==> flow/design.v <==
module seven_seg(en,in,seg);
input [3:0] in;
input en;
output [7:0] seg;
reg [7:0] seg;
always@(en or in)
begin
 if (!en) seg=8'b11111111;
 else case(in)
 4'd0: seg=8'b11000000;
 4'd1: seg=8'b11111001;
 4'd2: seg=8'b10100100;
 4'd3: seg=8'b10110000;
 4'd4: seg=8'b10011001;
 4'd5: seg=8'b10010010;
 4'd6: seg=8'b10000010;
 4'd7: seg=8'b11011000;
 4'd8: seg=8'b10000000;
 4'd9: seg=8'b10010000;
 default: seg=8'b11111111;
 endcase
 end
 endmodule 
module seven_seg_dot (en,in,seg);
input [3:0] in;
input en;
output [7:0] seg;
reg [7:0] seg;
always@(en or in)
begin
 if (!en) seg=8'b11111111;
 else case(in)
 4'd0: seg=8'b01000000;
 4'd1: seg=8'b01111001;
 4'd2: seg=8'b00100100;
 4'd3: seg=8'b00110000;
 4'd4: seg=8'b00011001;
 4'd5: seg=8'b00010010;
 4'd6: seg=8'b00000010;
 4'd7: seg=8'b01011000;
 4'd8: seg=8'b00000000;
 4'd9: seg=8'b00010000;
 default: seg=8'b11111111;
 endcase
 end
 endmodule 
module bcd_8421 (clk, rst, data, unit, ten, hun, thou, ten_thou, hun_thou);
input clk, rst;
input [19:0] data;
output [3:0] unit, ten, hun, thou, ten_thou, hun_thou;
reg [5:0]  cnt_shift;
reg [43:0] data_shift;  
reg        shift_sig;
reg [3:0]  unit, ten, hun, thou, ten_thou, hun_thou;
always@(posedge clk or posedge rst)
if (rst)
cnt_shift <= 5'd0;
else if (cnt_shift == 5'd21 && shift_sig == 1'b0)
cnt_shift <= 5'd0;
else if (shift_sig == 1'b0)
cnt_shift <= cnt_shift +1'b1;
else 
cnt_shift <= cnt_shift;
always@(posedge clk or posedge rst)
if (rst)
data_shift <= 44'b0;
else if (cnt_shift == 5'd0 && shift_sig == 1'b0)
data_shift <= {24'd0, data};
else if ((cnt_shift <= 5'd20) && (shift_sig == 1'b1))
begin
data_shift[23:20] <= (data_shift[23:20] > 4'b0100)?(data_shift[23:20] + 4'b0011):(data_shift[23:20]);
data_shift[27:24] <= (data_shift[27:24] > 4'b0100)?(data_shift[27:24] + 4'b0011):(data_shift[27:24]);
data_shift[31:28] <= (data_shift[31:28] > 4'b0100)?(data_shift[31:28] + 4'b0011):(data_shift[31:28]);
data_shift[35:32] <= (data_shift[35:32] > 4'b0100)?(data_shift[35:32] + 4'b0011):(data_shift[35:32]);
data_shift[39:36] <= (data_shift[39:36] > 4'b0100)?(data_shift[39:36] + 4'b0011):(data_shift[39:36]);
data_shift[43:40] <= (data_shift[43:40] > 4'b0100)?(data_shift[43:40] + 4'b0011):(data_shift[43:40]);
end
else if ((cnt_shift <= 5'd20) && (shift_sig == 1'b0))
data_shift <= data_shift << 1;
else 
data_shift <= data_shift;
always@(posedge clk or posedge rst)
if(rst == 1'b1)
shift_sig <= 1'b1;
else 
shift_sig <= ~shift_sig;
always@(posedge clk or posedge rst)
if(rst)
begin
unit <= 4'd0;
ten  <= 4'd0;
hun  <= 4'd0;
thou <= 4'd0;
ten_thou <= 4'd0;
hun_thou <= 4'd0;
end
else if (cnt_shift == 5'd21)
begin
 unit  <= data_shift[23:20];
 ten   <= data_shift[27:24];
 hun   <= data_shift[31:28];
 thou  <= data_shift[35:32];
 ten_thou <= data_shift[39:36];
 hun_thou <= data_shift[43:40];
 end
 endmodule
module adc_3008(clk, rst, cs, mosi, sck, miso, start, seg0, seg1, seg2, seg3, seg4, seg5); 
input clk, rst;
input miso;
input start;
output reg cs;
output reg mosi, sck;
output [7:0] seg0, seg1, seg2, seg3, seg4, seg5;
reg [2:0] state;     
reg [7:0] cnt_clk;   
reg [4:0] cnt_sck;   
reg [3:0] cnt_bit;   
reg [2:0] cnt_byte; 
reg rd_sig;          
reg [10:0] data_reg; 
reg [9:0] data_out;  
reg send_data_sig;   
reg [31:0] cnt;      
reg start_sig;       
wire [3:0] unit;
wire [3:0] ten; 
wire [3:0] hun; 
wire [3:0] thou; 
wire [3:0] ten_thou;
wire [3:0] hun_thou;
wire [19:0] data_bcd;
wire [19:0] data_bcd_vol;
assign data_bcd = {10'b0, data_out};
assign data_bcd_vol = (data_bcd*20'd479)/20'd1023;
parameter [2:0] INTIAL = 3'd0,
                WAIT_START = 3'd1,
                WRITE = 3'd2,
		READ = 3'd3,
		WAIT_END = 3'd4,
		END = 3'd5;
parameter WR_IN = 11'b000001_10010;
parameter cnt_clk_max = 8'd219;
parameter cnt_max = 32'd1_999;
always@(posedge clk or posedge rst)
if (rst)
cnt <= 32'd0;
else if (cnt == cnt_max)
cnt <= 32'd0;
else if (start == 1'b1)
cnt <= cnt + 1'b1;
always@(posedge clk or posedge rst)
if (rst)
start_sig <= 1'b0;
else if (start == 1'b1 && cnt == cnt_max)  
start_sig <= 1'b1;
else 
start_sig <= 1'b0;
always@(posedge clk or posedge rst)
if (rst)
state <= INTIAL;
else 
case(state)
INTIAL: if (start_sig == 1'b1)
        state <= WAIT_START;
		  else 
		  state <= INTIAL;
WAIT_START: if (cnt_byte == 3'd0 && cnt_clk == cnt_clk_max)
            state <= WRITE;
            else 
            state <= WAIT_START;			
WRITE: if (cnt_byte == 3'd1 && cnt_clk == cnt_clk_max)
       state <= READ;
	   else 
	   state <= WRITE;
READ: if (cnt_byte == 3'd2 && cnt_clk == cnt_clk_max)
      state <= WAIT_END;
      else 
      state <= READ;	  
WAIT_END: if (cnt_byte == 3'd3 && cnt_clk == cnt_clk_max)
          state <= END;
		    else 
		    state <= WAIT_END;
END: if (cnt_byte == 3'd4 && cnt_clk == cnt_clk_max)
     state <= INTIAL;
     else 
     state <= END;
default: state <= INTIAL;
endcase
always@(posedge clk or posedge rst)
if (rst)
cnt_clk <= 8'd0;
else if (state == INTIAL)
cnt_clk <= 8'd0;
else if (cnt_clk == cnt_clk_max) 
cnt_clk <= 8'd0;
else if (state != INTIAL)
cnt_clk <= cnt_clk + 1'b1;
always@(posedge clk or posedge rst)
if (rst)
cnt_byte <= 3'd0;
else if (cnt_byte == 3'd4 && cnt_clk == cnt_clk_max)
cnt_byte <= 3'd0;
else if (cnt_clk == cnt_clk_max)
cnt_byte <= cnt_byte + 1'b1;
always@(posedge clk or posedge rst)
if (rst)
cnt_sck <= 5'd0;
else if (state == WRITE && cnt_byte == 3'd1 && cnt_sck == 5'd19)
cnt_sck <= 5'd0;
else if (state ==READ && cnt_byte == 3'd2 && cnt_sck == 5'd19)
cnt_sck <= 5'd0;
else if (state == WRITE && cnt_byte == 3'd1)
cnt_sck <= cnt_sck + 1'b1;
else if (state ==READ && cnt_byte == 3'd2)
cnt_sck <= cnt_sck + 1'b1;
else 
cnt_sck <= 1'b0;
always@(posedge clk or posedge rst)
if (rst)
sck <= 1'b0;
else if (cnt_sck == 5'd0 && cnt_byte == 3'd3)
sck <= 1'b0;
else if (cnt_sck == 5'd0 && cnt_byte == 3'd1 && cnt_bit >= 4'd5)
sck <= 1'b0;
else if (cnt_sck == 5'd10 && cnt_byte == 3'd1 && cnt_bit >= 4'd5)
sck <= 1'b1;
else if (cnt_sck == 5'd0 && cnt_byte == 3'd2)
sck <= 1'b0;
else if (cnt_sck == 5'd10 && cnt_byte == 3'd2)
sck <= 1'b1;
else 
sck <= sck;
always@(posedge clk or posedge rst)
if (rst)
cnt_bit <= 4'd0;
else if (cnt_bit == 4'd10 && cnt_sck == 5'd10)
cnt_bit <= 4'd0;
else if (cnt_sck == 5'd10)
cnt_bit <= cnt_bit + 1'b1;
always@(posedge clk or posedge rst)
if (rst)
cs <= 1'b1;
else if (start_sig == 1'b1)
cs <= 1'b0;
else if (cnt_byte == 3'd3 && cnt_clk == cnt_clk_max && state == WAIT_END)
cs <= 1'b1;
always@(posedge clk or posedge rst)
if (rst)
mosi <= 1'b0;
else if (state == WRITE && cnt_byte == 4'd1 && cnt_sck == 5'd0)
mosi <= WR_IN[10-cnt_bit];
else if (state != WRITE)
mosi <= 1'b0;
always@(posedge clk or posedge rst)
if (rst)
rd_sig <= 1'b0;
else if (state == READ && cnt_byte == 4'd2 && cnt_sck == 5'd9)
rd_sig <= 1'b1;
else 
rd_sig <= 1'b0;
always@(posedge clk or posedge rst)
if (rst)
data_reg <= 11'd0;
else if (rd_sig == 1'b1)
data_reg <= {data_reg[9:0], miso};
always@(posedge clk or posedge rst)
if (rst)
send_data_sig <= 1'b0;
else if (cnt_byte == 4'd2 && cnt_clk == cnt_clk_max)
send_data_sig <= 1'b1;
else 
send_data_sig <= 1'b0;
always@(posedge clk or posedge rst)
if (rst)
data_out <= 10'd0;
else if (send_data_sig == 1'b1)
data_out <= data_reg[9:0];
else 
data_out <= data_out;
bcd_8421 bcd_8421_inst(
.clk(clk), 
.rst(rst), 
.data(data_bcd_vol), 
.unit(unit), 
.ten(ten), 
.hun(hun), 
.thou(thou), 
.ten_thou(ten_thou), 
.hun_thou(hun_thou)
);
seven_seg s0(
.en(1'b1),
.in(unit), 
.seg(seg0));
seven_seg s1(
.en(1'b1),
.in(ten), 
.seg(seg1));
seven_seg_dot s2(
.en(1'b1),
.in(hun), 
.seg(seg2));
seven_seg s3(
.en(1'b1),
.in(thou), 
.seg(seg3));
seven_seg s4(
.en(1'b1),
.in(ten_thou), 
.seg(seg4));
seven_seg s5(
.en(1'b1),
.in(hun_thou), 
.seg(seg5));
endmodule
==> flow/config.mk <==
export PLATFORM = sky130hd
export DESIGN_NAME = adc_3008
export DESIGN_NICKNAME = adc_3008
export VERILOG_FILES = /design/flow/design.v
export SDC_FILE = /design/flow/constraint.sdc
export NUM_CORES = 4
export LEC_CHECK = 0
export ABC_AREA = 1
export CAP_MARGIN = 20
export CORE_MARGIN = 2
export CORE_UTILIZATION = 72
export CTS_CLUSTER_DIAMETER = 225
export CTS_CLUSTER_SIZE = 22
export SETUP_SLACK_MARGIN = 1.86
export SLEW_MARGIN = 20
==> flow/constraint.sdc <==
create_clock -name core_clock -period 7.0 [get_ports {clk}]
set_input_delay 1.4000 -clock core_clock [delete_from_list [all_inputs] [get_ports {clk}]]
set_output_delay 1.4000 -clock core_clock [all_outputs]
set_load 0.01 [all_outputs]
run.sh (not shown) runs the stock make flow with config.mk's settings and CLKGATE_MAP_FILE=.
The starting point failed in global routing (5_1_grt) on GRT-0116.
Next try:
- CORE_ASPECT_RATIO: default -> 1.05
- CORE_UTILIZATION: 72 -> 66
- CTS_CLUSTER_DIAMETER: 225 -> 222
- CTS_CLUSTER_SIZE: 22 -> 72
- SETUP_SLACK_MARGIN: 1.86 -> 1.82
Outcome: This time the run produced a layout that fails on negative setup slack; area after synthesis is unchanged; die size went up by 8.8%; synthesized cell count does not change.
Next try:
- CORE_UTILIZATION: 66 -> 19
- CTS_CLUSTER_DIAMETER: 222 -> default
- CTS_CLUSTER_SIZE: 72 -> default
- SETUP_SLACK_MARGIN: 1.82 -> 2.23
- clock period: 7.0 -> 9.27 ns (I/O delays scaled with it)
What happened: The changed run produced a layout that fails on negative setup slack. Power fell by 29%. Non-clock buffer count is lower by 44. Worst hold slack gets better by 0.023 ns. Register-to-register slack improved by 2.8 ns.
Next try:
- CORE_ASPECT_RATIO: 1.05 -> default
- CORE_UTILIZATION: 19 -> 71
- SETUP_SLACK_MARGIN: 2.23 -> default
- clock period: 9.27 -> 31.8 ns (I/O delays scaled with it)
Result: This time the run passed the timing, DRC and antenna checks. Clock-buffer cell count falls by 2. Clock power shrinks by well over a third. Setup slack gets better by 21 ns. Worst hold slack loses 0.036 ns. Flip-flop count does not change. Cell count went down by a quarter to a third. Design area goes down by about a fifth. Global-route usage is higher by 23 points. Sequential power decreases by well over a third. Non-clock buffer count is lower by 205.
Next try:
- ABC_AREA: 1 -> default
- CORE_UTILIZATION: 71 -> 67
- CTS_CLUSTER_SIZE: default -> 26
- clock period: 31.8 -> 12.8 ns (I/O delays scaled with it)
Effect:
- The new run passed the timing, DRC and antenna checks
- via count falls by a few percent
- sequential share of layout area climbs by 0.13 points
- setup slack degrades by 20 ns
- area after synthesis went up slightly
Next try:
- ABC_AREA: default -> 1
- CORE_UTILIZATION: 67 -> 64
- CTS_CLUSTER_SIZE: 26 -> default
- clock period: 12.8 -> 7.6 ns (I/O delays scaled with it)
After rerunning: The changed run finished with negative setup slack left; non-clock buffer count rose by 242; worst setup slack degrades by 2.8 ns; routed wire length goes up by about a fifth; register-to-register slack is worse by 2.8 ns; combinational power grows by well over a third; die size rises by a few percent; sequential share of layout area is lower by 4.4 points; total power came out higher by well over a third; clock power came out higher by well over a third.
No activity file was given, so power comes from the tool's default toggle rates.
